==> flow/design.v (excerpt) <==
module CPU(
    input logic clk,
    input logic rst,
    output logic [31:0] im_addr,
    input  logic [31:0] im_rdata,     
    output logic [31:0] dm_addr,
    output logic [31:0] dm_wdata,    
    output logic [3:0]  dm_web,       
    input  logic [31:0] dm_rdata      
);
For scale: roughly 1500 flip-flops, about 170 I/O pins.
export LEC_CHECK = 0
export ABC_AREA = 0
export CAP_MARGIN = 20
export CORE_MARGIN = 2
export CORE_UTILIZATION = 72
export CTS_CLUSTER_DIAMETER = 357
export CTS_CLUSTER_SIZE = 100
export PLACE_DENSITY = 0.6
export SETUP_SLACK_MARGIN = 1.78
export SLEW_MARGIN = 20
export TNS_END_PERCENT = 10
create_clock -name core_clock -period 6.16 [get_ports {clk}]
run.sh (not shown) runs the stock make flow with config.mk's settings and CLKGATE_MAP_FILE=.
The first run died in global routing with GRT-0116.
Rerun with:
ABC_AREA = unset   (was 0)
CAP_MARGIN = 15   (was 20)
CTS_CLUSTER_DIAMETER = 350   (was 357)
CTS_CLUSTER_SIZE = 35   (was 100)
SETUP_SLACK_MARGIN = unset   (was 1.78)
TNS_END_PERCENT = unset   (was 10)
clock period = 6.54 ns   (was 6.16 ns; I/O delays follow)
The changed run failed in global routing.
Die size stays the same.
Synthesized cell count stays the same.
Synthesized area does not change.
Rerun with:
CAP_MARGIN = 20   (was 15)
CORE_UTILIZATION = 40   (was 72)
CTS_CLUSTER_DIAMETER = unset   (was 350)
CTS_CLUSTER_SIZE = unset   (was 35)
clock period = 4.6 ns   (was 6.54 ns; I/O delays follow)
Result: The changed run finished but failed the layout checks on setup timing. Die area rose by well over a third. Synthesized area is unchanged. Synthesized cell count is unchanged.
Rerun with:
CORE_UTILIZATION = 61   (was 40)
PLACE_DENSITY = unset   (was 0.6)
SETUP_SLACK_MARGIN = 1.16   (was unset)
TNS_END_PERCENT = 5   (was unset)
clock period = 4.43 ns   (was 4.6 ns; I/O delays follow)
The changed run finished with setup timing left.
Via count went up by 13%.
Clock skew went down by 7.7 ps.
Total power went up by 6.4%.
Global-route usage went up by 22 points.
Maximum frequency went down by 6.8%.
Final area is about the same.
Count of clock-buffer cells in the layout went down by 29.
Critical path depth went down by 4.
Wire length went up by 14%.
Die area went down by 34%.
Non-clock buffer count went up by 123.

========
CPU again, from the RTL that the note above started with.
==> flow/design.v (excerpt) <==
module CPU(
    input logic clk,
    input logic rst,
    output logic [31:0] im_addr,
    input  logic [31:0] im_rdata,     
    output logic [31:0] dm_addr,
    output logic [31:0] dm_wdata,    
    output logic [3:0]  dm_web,       
    input  logic [31:0] dm_rdata      
);
clock: 4.21 ns
lec_check: 0
abc_area: 1
cap_margin: 20
core_margin: 2
core_utilization: 72
cts_cluster_diameter: 97
cts_cluster_size: 60
hold_slack_margin: -0.08
max_routing_layer: met4
place_density_lb_addon: 0.04
setup_slack_margin: 1.06
slew_margin: 20
tns_end_percent: 40
The first run never finished: it broke off in 5_1_grt.
==> next run, changes <==
==> flow/config.mk (replaced) <==
export PLATFORM = sky130hd
export DESIGN_NAME = CPU
export DESIGN_NICKNAME = CPU
export VERILOG_FILES = /design/flow/design.v
export SDC_FILE = /design/flow/constraint.sdc
export NUM_CORES = 4
export LEC_CHECK = 0
export CAP_MARGIN = 20
export CORE_MARGIN = 2
export CORE_UTILIZATION = 62
export PLACE_DENSITY = 0.6
export SLEW_MARGIN = 20
==> flow/constraint.sdc (replaced) <==
create_clock -name core_clock -period 7.98 [get_ports {clk}]
set_input_delay 1.5960 -clock core_clock [delete_from_list [all_inputs] [get_ports {clk}]]
set_output_delay 1.5960 -clock core_clock [all_outputs]
set_load 0.01 [all_outputs]
Outcome:
- With this change the flow passed the timing, design-rule and antenna checks
- die area rises by about 10%
- synthesized area is lower by about 5%
- synthesized cell count falls by 39%
==> next run, changes <==
--- a/flow/config.mk
+++ b/flow/config.mk
@@ -9,4 +9,5 @@
 export CORE_MARGIN = 2
-export CORE_UTILIZATION = 62
-export PLACE_DENSITY = 0.6
+export CORE_UTILIZATION = 72
+export CTS_CLUSTER_DIAMETER = 97
+export CTS_CLUSTER_SIZE = 60
 export SLEW_MARGIN = 20
==> flow/constraint.sdc (replaced) <==
create_clock -name core_clock -period 4.21 [get_ports {clk}]
set_input_delay 0.8420 -clock core_clock [delete_from_list [all_inputs] [get_ports {clk}]]
set_output_delay 0.8420 -clock core_clock [all_outputs]
set_load 0.01 [all_outputs]
What happened:
- This time the run ended with an error in 5_1_grt (GRT-0116)
- area after synthesis stays the same
- die size fell by 14%
- synthesized cell count is unchanged
==> next run, changes <==
--- a/flow/config.mk
+++ b/flow/config.mk
@@ -9,5 +9,3 @@
 export CORE_MARGIN = 2
-export CORE_UTILIZATION = 72
-export CTS_CLUSTER_DIAMETER = 97
-export CTS_CLUSTER_SIZE = 60
+export CORE_UTILIZATION = 59
 export SLEW_MARGIN = 20
=> The new run reached the layout checks and failed them: negative setup slack. Synthesized cell count does not change. Synthesized area is unchanged. Die size grows by 22%.

========
CPU again, from the RTL that the note above started with.
make LEC_CHECK=0 CAP_MARGIN=10 CORE_MARGIN=2 CORE_UTILIZATION=72 CTS_CLUSTER_DIAMETER=350 CTS_CLUSTER_SIZE=35 MAX_ROUTING_LAYER=met4 PLACE_DENSITY=0.6 SETUP_SLACK_MARGIN=1.73 SLEW_MARGIN=20 finish   # period 6.97 ns
The starting point aborted during global routing, error GRT-0116.
Rerun with:
==> flow/config.mk (replaced) <==
export PLATFORM = sky130hd
export DESIGN_NAME = CPU
export DESIGN_NICKNAME = CPU
export VERILOG_FILES = /design/flow/design.v
export SDC_FILE = /design/flow/constraint.sdc
export NUM_CORES = 4
export LEC_CHECK = 0
export CAP_MARGIN = 20
export CORE_MARGIN = 2
export CORE_UTILIZATION = 40
export PLACE_DENSITY = 0.6
export SLEW_MARGIN = 20
==> flow/constraint.sdc (replaced) <==
create_clock -name core_clock -period 7.98 [get_ports {clk}]
set_input_delay 1.5960 -clock core_clock [delete_from_list [all_inputs] [get_ports {clk}]]
set_output_delay 1.5960 -clock core_clock [all_outputs]
set_load 0.01 [all_outputs]
=>
- The new run produced a clean layout
- synthesized area is unchanged
- die size rises by 79%
- synthesized cell count stays the same
Rerun with:
--- a/flow/config.mk
+++ b/flow/config.mk
@@ -9,3 +9,3 @@
 export CORE_MARGIN = 2
-export CORE_UTILIZATION = 40
+export CORE_UTILIZATION = 35
 export PLACE_DENSITY = 0.6
==> flow/constraint.sdc (replaced) <==
create_clock -name core_clock -period 12.5 [get_ports {clk}]
set_input_delay 2.5000 -clock core_clock [delete_from_list [all_inputs] [get_ports {clk}]]
set_output_delay 2.5000 -clock core_clock [all_outputs]
set_load 0.01 [all_outputs]
The new run completed without violations.
Global-route usage shrinks by 3.3 points.
Clock skew grows by 0.0090 ns.
Maximum frequency shrinks by 11%.
Final cell count grows by 3.2%.
Total power shrinks by 35%.
Core utilization shrinks by 5.8 points.
Via count is about the same.
Rerun with:
--- a/flow/config.mk
+++ b/flow/config.mk
@@ -9,4 +9,7 @@
 export CORE_MARGIN = 2
-export CORE_UTILIZATION = 35
+export CORE_UTILIZATION = 60
+export CTS_CLUSTER_DIAMETER = 361
 export PLACE_DENSITY = 0.6
+export SETUP_SLACK_MARGIN = 1.32
 export SLEW_MARGIN = 20
+export TNS_END_PERCENT = 5
==> flow/constraint.sdc (replaced) <==
create_clock -name core_clock -period 5.88 [get_ports {clk}]
set_input_delay 1.1760 -clock core_clock [delete_from_list [all_inputs] [get_ports {clk}]]
set_output_delay 1.1760 -clock core_clock [all_outputs]
set_load 0.01 [all_outputs]
=> This time the run completed, yet does not pass: setup timing. Final area increases by roughly a tenth. Global-route usage increases by 24 points. Routed wire length increases by roughly a tenth. Critical path depth increases by 5. Register-to-register slack is worse by 4.3 ns. Cell count decreases by a few percent. Clock power increases by well over a third. Worst setup slack is worse by 4.3 ns.

========
CPU again, from the RTL that the note above started with.
==> flow/config.mk <==
export PLATFORM = sky130hd
export DESIGN_NAME = CPU
export DESIGN_NICKNAME = CPU
export VERILOG_FILES = /design/flow/design.v
export SDC_FILE = /design/flow/constraint.sdc
export NUM_CORES = 4
export LEC_CHECK = 0
export CAP_MARGIN = 0
export CORE_MARGIN = 2
export CORE_UTILIZATION = 66
export CTS_CLUSTER_DIAMETER = 361
export HOLD_SLACK_MARGIN = 0.3
export PLACE_DENSITY = 0.6
export SETUP_SLACK_MARGIN = 1.32
export SLEW_MARGIN = 20
export TNS_END_PERCENT = 5
==> flow/constraint.sdc <==
create_clock -name core_clock -period 5.88 [get_ports {clk}]
set_input_delay 1.1760 -clock core_clock [delete_from_list [all_inputs] [get_ports {clk}]]
set_output_delay 1.1760 -clock core_clock [all_outputs]
set_load 0.01 [all_outputs]
The first run did not get past 5_1_grt (GRT-0116).
Edit:
==> flow/config.mk (replaced) <==
export PLATFORM = sky130hd
export DESIGN_NAME = CPU
export DESIGN_NICKNAME = CPU
export VERILOG_FILES = /design/flow/design.v
export SDC_FILE = /design/flow/constraint.sdc
export NUM_CORES = 4
export LEC_CHECK = 0
export CAP_MARGIN = 20
export CORE_MARGIN = 2
export CORE_UTILIZATION = 59
export CTS_CLUSTER_DIAMETER = 365
export PLACE_DENSITY = 0.6
export SETUP_SLACK_MARGIN = 1.32
export SLEW_MARGIN = 20
==> flow/constraint.sdc (replaced) <==
create_clock -name core_clock -period 5.83 [get_ports {clk}]
set_input_delay 1.1660 -clock core_clock [delete_from_list [all_inputs] [get_ports {clk}]]
set_output_delay 1.1660 -clock core_clock [all_outputs]
set_load 0.01 [all_outputs]
After rerunning: The new run finished with setup timing left; area after synthesis stays the same; die size rises by 12%; synthesized cell count is unchanged.
Edit:
--- a/flow/config.mk
+++ b/flow/config.mk
@@ -8,7 +8,4 @@
 export CAP_MARGIN = 20
 export CORE_MARGIN = 2
-export CORE_UTILIZATION = 59
-export CTS_CLUSTER_DIAMETER = 365
-export PLACE_DENSITY = 0.6
-export SETUP_SLACK_MARGIN = 1.32
+export CORE_UTILIZATION = 58
 export SLEW_MARGIN = 20
==> flow/constraint.sdc (replaced) <==
create_clock -name core_clock -period 4.43 [get_ports {clk}]
set_input_delay 0.8860 -clock core_clock [delete_from_list [all_inputs] [get_ports {clk}]]
set_output_delay 0.8860 -clock core_clock [all_outputs]
set_load 0.01 [all_outputs]
Effect:
- The changed run completed, yet does not pass: setup timing
- cell count is higher by 6.2%
- core utilization is higher by 0.91 points
- setup slack gets worse by 1.2 ns
- via count is higher by 1.8%
- wire length is higher by 1.0%
- clock power is higher by 23%
- critical path depth is higher by 2
- die size is higher by 1.7%
- synthesized area is unchanged
- non-clock buffer count is higher by 555
Power figures rest on the tool's default switching activity, not on a simulated workload.
